run A:
// fir_filter
module fir_filter
#(
    parameter NUM_ELEMENTS = 7
)
(
    input clk,
    input rst,
    input [ 7 : 0 ] weight_data,
    input [ 2 : 0 ] weight_idx,
    input weight_valid,
    output weight_ready,
    input [ 7 : 0 ] input_data,
    input input_valid,
    output input_ready,
    output [ 15 : 0 ] output_data,
    input output_ready,
    output output_valid
);
Size in the first run: roughly 2400 cells after synthesis, about 43 I/O pins, ~0.020 mm2 of cells after synthesis.
clock: 20.3 ns
lec_check: 0
abc_area: 1
cap_margin: 5
cell_pad_in_sites_detail_placement: 2
cell_pad_in_sites_global_placement: 3
core_aspect_ratio: 0.69
core_margin: 7
core_utilization: 39
cts_cluster_diameter: 50
cts_cluster_size: 77
gpl_routability_driven: 1
gpl_timing_driven: 1
max_routing_layer: met4
min_routing_layer: met2
place_density_lb_addon: 0.13
setup_slack_margin: -1.32
slew_margin: 20
tns_end_percent: 10
run.sh (not shown) runs the stock make flow with config.mk's settings and CLKGATE_MAP_FILE=.
Run A finished every step from synthesis to the final layout, and the layout passed the timing, DRC and antenna checks.
diff inputs: run A => run B
- GPL_ROUTABILITY_DRIVEN no longer set, was 1
- PLACE_DENSITY_LB_ADDON no longer set, was 0.13
- MAX_ROUTING_LAYER no longer set, was met4
- CTS_CLUSTER_SIZE no longer set, was 77
- CORE_MARGIN now 2, was 7
- CORE_UTILIZATION now 72, was 39
- CELL_PAD_IN_SITES_DETAIL_PLACEMENT no longer set, was 2
- CELL_PAD_IN_SITES_GLOBAL_PLACEMENT no longer set, was 3
- MIN_ROUTING_LAYER no longer set, was met2
- CAP_MARGIN now 20, was 5
- SETUP_SLACK_MARGIN no longer set, was -1.32
- CORE_ASPECT_RATIO no longer set, was 0.69
- GPL_TIMING_DRIVEN no longer set, was 1
- TNS_END_PERCENT no longer set, was 10
- CTS_CLUSTER_DIAMETER no longer set, was 50
- the clock period (ns, I/O delays scaled along) now 11.5, was 20.3
Taking run B over run A, the cell-internal power ratio works out to 1.8.
As far as number of ordinary inverters in the final layout goes, run A and run B are indistinguishable; the numbers are identical.
Compared to run A, run B has fraction of power spent switching nets 3.5 points lower.
The final reports for run B and run A show die size lower in the former.
For run C, these inputs were changed with respect to run B:
- PLACE_DENSITY_LB_ADDON newly set to 0.2
- SETUP_SLACK_MARGIN newly set to 0.94
- CTS_CLUSTER_SIZE newly set to 34
- CTS_CLUSTER_DIAMETER newly set to 29
- the clock period (ns, I/O delays scaled along) changed from 11.5 to 7.74
Notes after the runs:
The flow completed for run C, but it is not clean: the layout still shows negative setup slack.
Between run C and run B, the sequential share of power is higher for run B.
Run C: combinational share of cell area 3.8 points below run B
Required time of the critical path ends up lower on run C.
From run B to run C the numbers moved as follows: number of flip-flops and latches in the synthesized netlist was more or less identical, synthesis-to-layout area growth now sits higher.
Input changes introduced in run D (baseline for comparison: run C):
- a change of CORE_UTILIZATION from 72 to 71
- a change of CTS_CLUSTER_DIAMETER from 29 to 221
- a deleted SETUP_SLACK_MARGIN that had been 0.94
- a deleted CTS_CLUSTER_SIZE that had been 34
- a deleted ABC_AREA that had been 1
- a deleted PLACE_DENSITY_LB_ADDON that had been 0.2
- a change of the clock period (ns, I/O delays scaled along) from 7.74 to 10.5
## What came out
Core utilization: run D lower than run C
Of run C and run D, just one finished clean: run D.
To summarise run C: no stage aborted, but the layout did not pass its checks, failing on negative setup slack.
Per the comparison of run D with run C, die area decreased by about 4% relative to the old numbers, post-layout worst setup margin increased by 1.37 ns relative to the old numbers, post-route clock period utilization decreased by 17 points relative to the old numbers.
Summary of run D over run C: delay of the slowest cell on the worst path increased by 0.02 ns relative to the old numbers; worst hold margin decreased by 0.067 ns relative to the old numbers; total via count in the routed design decreased by about 22% relative to the old numbers.
Run D vs run C — internal power consumption dropped by more than a quarter
| fraction of synthesized area in multiplexers | higher: run D |
The number of signal-net buffers in the layout in run C is 5.2 times that in run D.
Higher overall fraction of global-route tracks in use was reported by run C, not run D.
Input-level comparison between run E and run D:
- SETUP_SLACK_MARGIN now 3.51, previously not set
- CORE_UTILIZATION now 40, was 71
- HOLD_SLACK_MARGIN now 0.03, previously not set
- CTS_CLUSTER_DIAMETER no longer set, was 221
- the clock period (ns, I/O delays scaled along) now 13.0, was 10.5
Results
STATUS total power: run E wins against run D
Compared with run D, run E shows a largest net degree at the start of global routing that is 27 lower.
As far as number of remaining DRC errors goes, run E and run D are indistinguishable; the numbers are identical.
Compared with run D, in run E worst setup slack after layout grew by 2.67 ns, core occupancy in the finished layout shrank by 31 points, combined global-route utilization of all metal layers shrank by 15 points.
Comparing run D and run E, critical path depth is lower on run D.
Compared to run D, run E was floorplanned on a bigger die.
Reported for run D and run E, number of clock buffers inserted by TritonCTS turned out identical to the last digit.
Comparing run D and run E, share of the clock period used by the worst path after layout is higher on run D.
Input changes introduced in run F (baseline for comparison: run E):
- HOLD_SLACK_MARGIN removed (was 0.03)
- CTS_CLUSTER_SIZE newly set to 98
- CTS_CLUSTER_DIAMETER newly set to 282
- PLACE_DENSITY newly set to 0.41
- SETUP_SLACK_MARGIN removed (was 3.51)
Findings:
[run F] critical path data arrival time rose 1.15 ns relative to run E. On synthesized area per cell, run E and run F are basically level. Run F against run E: final-layout clock buffer total -1, non-clock buffer count -66%. The final reports for run F and run E show multi-input combinational area share higher in the former. Run E was larger in final cell area than run F. Going from run E to run F, fraction of met3 tracks used by global routing went up by 1.2 points; area fraction in compound gates after synthesis was more or less identical; power went down by about 7%. Diff run E -> run F: number of global-route vias before repair lower; part of the power in the clock network higher.


fir_filter again, from the RTL that the note above started with.
export LEC_CHECK = 0
export CAP_MARGIN = 20
export CORE_ASPECT_RATIO = 1.43
export CORE_MARGIN = 2
export CORE_UTILIZATION = 57
export CTS_CLUSTER_DIAMETER = 261
export CTS_CLUSTER_SIZE = 88
export GPL_TIMING_DRIVEN = 1
export HOLD_SLACK_MARGIN = -0.02
export MIN_ROUTING_LAYER = met1
export PLACE_DENSITY_LB_ADDON = 0.25
export SLEW_MARGIN = 20
create_clock -name core_clock -period 13.8 [get_ports {clk}]
The first run passed the timing, DRC and antenna checks.
==> next run, changes <==
Settings changed: CORE_ASPECT_RATIO 1.43 to unset, CORE_UTILIZATION 57 to 66, CTS_CLUSTER_DIAMETER 261 to 258, CTS_CLUSTER_SIZE 88 to 98, GPL_TIMING_DRIVEN 1 to unset, HOLD_SLACK_MARGIN -0.02 to unset, MIN_ROUTING_LAYER met1 to unset, PLACE_DENSITY_LB_ADDON 0.25 to unset.
Clock period 13.8 ns to 13.0 ns, I/O delays scaled along.
After rerunning: Wire length rose by a few percent. Flip-flop count is unchanged. Non-clock buffer count does not change. Sequential share of layout area barely changes. Setup slack got worse by 0.50 ns.
==> next run, changes <==
Settings changed: ABC_AREA set to 1, CORE_ASPECT_RATIO set to 0.78, CORE_UTILIZATION 66 to 40, CTS_CLUSTER_DIAMETER 258 to 274, CTS_CLUSTER_SIZE 98 to 26.
Effect: The new run finished with timing, DRC and antenna clean; routed wire length increases by about 5%; combinational power increases by about 8%; count of clock-buffer cells in the layout stays the same; total power increases by about 6%.
==> next run, changes <==
Settings changed: ABC_AREA 1 to unset, CORE_ASPECT_RATIO 0.78 to 0.5, CORE_UTILIZATION 40 to 65, CTS_CLUSTER_DIAMETER 274 to 393, CTS_CLUSTER_SIZE 26 to 99, TNS_END_PERCENT set to 5.
Effect:
- core utilization came out higher by 28 points
- wire length came out lower by 2.2%
- first-iteration DRC count came out lower by 19%
- clock skew is about the same


The RTL this note starts from:
==> flow/design.v <==
`timescale 1ns / 1ps
module fir_filter
#(
    parameter NUM_ELEMENTS = 7
)
(
    input clk,
    input rst,
    input [ 7 : 0 ] weight_data,
    input [ 2 : 0 ] weight_idx,
    input weight_valid,
    output weight_ready,
    input [ 7 : 0 ] input_data,
    input input_valid,
    output input_ready,
    output [ 15 : 0 ] output_data,
    input output_ready,
    output output_valid
);
    assign weight_ready = 1;
    assign input_ready = 1;
    assign output_valid = 1;
    reg [7:0] weights [NUM_ELEMENTS-1:0];
    reg [7:0] values [NUM_ELEMENTS-1:0];
    integer i;
    always@(posedge clk)begin
        if (rst)begin
            for (i = 0; i< NUM_ELEMENTS; i = i+1)
                weights[i] = 0;
        end else if (weight_valid)
            weights[weight_idx] = weight_data;
        for (i = NUM_ELEMENTS-1; i> 0; i=i-1)begin
            values[i] <= rst?0:values[i-1];
        end
        values[0] <= rst?0:input_data;
    end
    wire [15:0] intermediate_sums [NUM_ELEMENTS-1:0];
    assign output_data = intermediate_sums[NUM_ELEMENTS-1];  
    generate
        genvar j;
        for (j = 0; j<NUM_ELEMENTS; j=j+1)begin:summation
            assign intermediate_sums[j] = (j?intermediate_sums[j-1]:0) + values[j]*weights[j];
        end
    endgenerate
endmodule
==> flow/config.mk <==
export PLATFORM = sky130hd
export DESIGN_NAME = fir_filter
export DESIGN_NICKNAME = fir_filter
export VERILOG_FILES = /design/flow/design.v
export SDC_FILE = /design/flow/constraint.sdc
export NUM_CORES = 4
export LEC_CHECK = 0
export CAP_MARGIN = 20
export CORE_MARGIN = 2
export CORE_UTILIZATION = 68
export HOLD_SLACK_MARGIN = -0.09
export SETUP_SLACK_MARGIN = -0.55
export SLEW_MARGIN = 20
export TNS_END_PERCENT = 5
==> flow/constraint.sdc <==
create_clock -name core_clock -period 8.32 [get_ports {clk}]
set_input_delay 1.6640 -clock core_clock [delete_from_list [all_inputs] [get_ports {clk}]]
set_output_delay 1.6640 -clock core_clock [all_outputs]
set_load 0.01 [all_outputs]
The baseline reached the layout checks and failed them: setup timing.
Rerun with:
- CORE_UTILIZATION: 68 -> 40
- HOLD_SLACK_MARGIN: -0.09 -> default
- SETUP_SLACK_MARGIN: -0.55 -> default
- TNS_END_PERCENT: 5 -> default
- clock period: 8.32 -> 11.4 ns (I/O delays scaled with it)
Effect: With this change the flow finished clean. Total power shrinks by 33%. Via count shrinks by 7.3%. Synthesized area does not change.
Power figures rest on the tool's default switching activity, not on a simulated workload.
